Setup of willow:
Design usb_interface_v1_0, start of the top module:
module usb_interface_v1_0 #
(
	parameter RESET_CYCLES = 100,
	parameter  C_M00_AXI_START_DATA_VALUE	= 32'h00000000,
	parameter  C_M00_AXI_TARGET_SLAVE_BASE_ADDR	= 32'h00000000,
	parameter integer C_M00_AXI_ADDR_WIDTH	= 32,
	parameter integer C_M00_AXI_DATA_WIDTH	= 32,
	parameter integer C_M00_AXI_TRANSACTIONS_NUM	= 4
) (
	input wire [(8 - 1):0] usb_data_in,
	output wire [(8 - 1):0] usb_data_out,
	output wire usb_data_oe,
	input wire [(1 + 4 + 4 + 16)-8-1:0] usb_addr,
	input wire usb_rd_n,
	input wire usb_wr_n,
	input wire usb_ce_n,
	output wire sw_reset_n,
	input wire  m00_axi_aclk,
	input wire  m00_axi_aresetn,
	output wire [C_M00_AXI_ADDR_WIDTH-1 : 0] m00_axi_awaddr,
	output wire [2 : 0] m00_axi_awprot,
	output wire  m00_axi_awvalid,
	input wire  m00_axi_awready,
	output wire [C_M00_AXI_DATA_WIDTH-1 : 0] m00_axi_wdata,
	output wire [C_M00_AXI_DATA_WIDTH/8-1 : 0] m00_axi_wstrb,
	output wire  m00_axi_wvalid,
	input wire  m00_axi_wready,
	input wire [1 : 0] m00_axi_bresp,
	input wire  m00_axi_bvalid,
	output wire  m00_axi_bready,
	output wire [C_M00_AXI_ADDR_WIDTH-1 : 0] m00_axi_araddr,
	output wire [2 : 0] m00_axi_arprot,
	output wire  m00_axi_arvalid,
	input wire  m00_axi_arready,
	input wire [C_M00_AXI_DATA_WIDTH-1 : 0] m00_axi_rdata,
	input wire [1 : 0] m00_axi_rresp,
	input wire  m00_axi_rvalid,
	output wire  m00_axi_rready
);
==> flow/config.mk <==
export PLATFORM = sky130hd
export DESIGN_NAME = usb_interface_v1_0
export DESIGN_NICKNAME = usb_interface_v1_0
export VERILOG_FILES = /design/flow/design.v
export SDC_FILE = /design/flow/constraint.sdc
export NUM_CORES = 4
export LEC_CHECK = 0
export CAP_MARGIN = 20
export CELL_PAD_IN_SITES_GLOBAL_PLACEMENT = 0
export CORE_ASPECT_RATIO = 1.11
export CORE_MARGIN = 8
export CORE_UTILIZATION = 53
export CTS_CLUSTER_DIAMETER = 75
export GPL_ROUTABILITY_DRIVEN = 1
export PLACE_DENSITY_LB_ADDON = 0.18
export SLEW_MARGIN = 20
export TNS_END_PERCENT = 35
==> flow/constraint.sdc <==
create_clock -name core_clock -period 7.79 [get_ports {m00_axi_aclk}]
set_input_delay 1.5580 -clock core_clock [delete_from_list [all_inputs] [get_ports {m00_axi_aclk}]]
set_output_delay 1.5580 -clock core_clock [all_outputs]
set_load 0.01 [all_outputs]
run.sh (not shown) runs the stock make flow with config.mk's settings and CLKGATE_MAP_FILE=.
The inputs of quartz differ from those of willow as listed below.
==> flow/config.mk <==
export PLATFORM = sky130hd
export DESIGN_NAME = usb_interface_v1_0
export DESIGN_NICKNAME = usb_interface_v1_0
export VERILOG_FILES = /design/flow/design.v
export SDC_FILE = /design/flow/constraint.sdc
export NUM_CORES = 4
export LEC_CHECK = 0
export CAP_MARGIN = 20
export CORE_MARGIN = 2
export CORE_UTILIZATION = 72
export CTS_CLUSTER_SIZE = 33
export PLACE_DENSITY = 0.64
export SETUP_SLACK_MARGIN = 0.5
export SLEW_MARGIN = 20
==> flow/constraint.sdc <==
create_clock -name core_clock -period 4.51 [get_ports {m00_axi_aclk}]
set_input_delay 0.9020 -clock core_clock [delete_from_list [all_inputs] [get_ports {m00_axi_aclk}]]
set_output_delay 0.9020 -clock core_clock [all_outputs]
set_load 0.01 [all_outputs]
### Flow results
quartz completed every stage of the flow, and the final layout passed the timing, design-rule and antenna checks. Diff willow -> quartz | chip width | down by more than 10%. Share of final layout cell area taken by non-clock buffers (quartz over willow): increase, 1.4 points. Run comparison: quartz endpoint of the most critical setup path command_control_inst.write_buffer.ram[10][14]$_DFFE_PN0P_; willow endpoint of the most critical setup path command_control_inst.r_addr[31]$_DFFE_PN0P_. quartz vs willow on global routing usage on met3: quartz is the higher one. The worst hold-check path type comes out in2async in one run and reg2reg in the other, namely in quartz and willow respectively.
#### Input delta (pepper over quartz)
-- flow/config.mk --
<<< quartz, line 9
export CORE_MARGIN = 2
export CORE_UTILIZATION = 72
export CTS_CLUSTER_SIZE = 33
export PLACE_DENSITY = 0.64
export SETUP_SLACK_MARGIN = 0.5
export SLEW_MARGIN = 20
>>> pepper, line 9
export CORE_MARGIN = 2
export CORE_UTILIZATION = 40
export PLACE_DENSITY = 0.6
export SLEW_MARGIN = 20
==> flow/constraint.sdc <==
create_clock -name core_clock -period 5.49 [get_ports {m00_axi_aclk}]
set_input_delay 1.0980 -clock core_clock [delete_from_list [all_inputs] [get_ports {m00_axi_aclk}]]
set_output_delay 1.0980 -clock core_clock [all_outputs]
set_load 0.01 [all_outputs]
[summary]
In summary, pepper completed successfully, with a layout that passed the timing, design-rule and antenna checks.
Number of buffers created by CTS grows by more than 10% when moving from quartz to pepper.
Highest ir drop seen on vdd: pepper vs quartz down 69 uV
The run showing the smaller post-detailed-route via-to-cell ratio is pepper.
In pepper, internal reg-to-reg setup slack is higher than in quartz.
Compared with quartz, pepper shows a higher post-detailed-routing wire length.
Between quartz and pepper, maximum frequency is lower for pepper, quartz comes in above that.
The final reports for pepper and quartz show fraction of the cycle the final worst path needs lower in the former.
Against quartz, pepper comes in 0.96 points lower on sequential share of cell area.
Between quartz and pepper, the logic depth of the worst setup path including buffers is higher for pepper.
Of quartz and pepper, quartz shows the higher power after layout, with pepper below it.
pepper ended up with sky130_fd_sc_hd__nor2_2 as its critical-path cell with the highest stage delay; quartz ended up with sky130_fd_sc_hd__nor3b_1.
Power figures rest on the tool's default switching activity, not on a simulated workload.
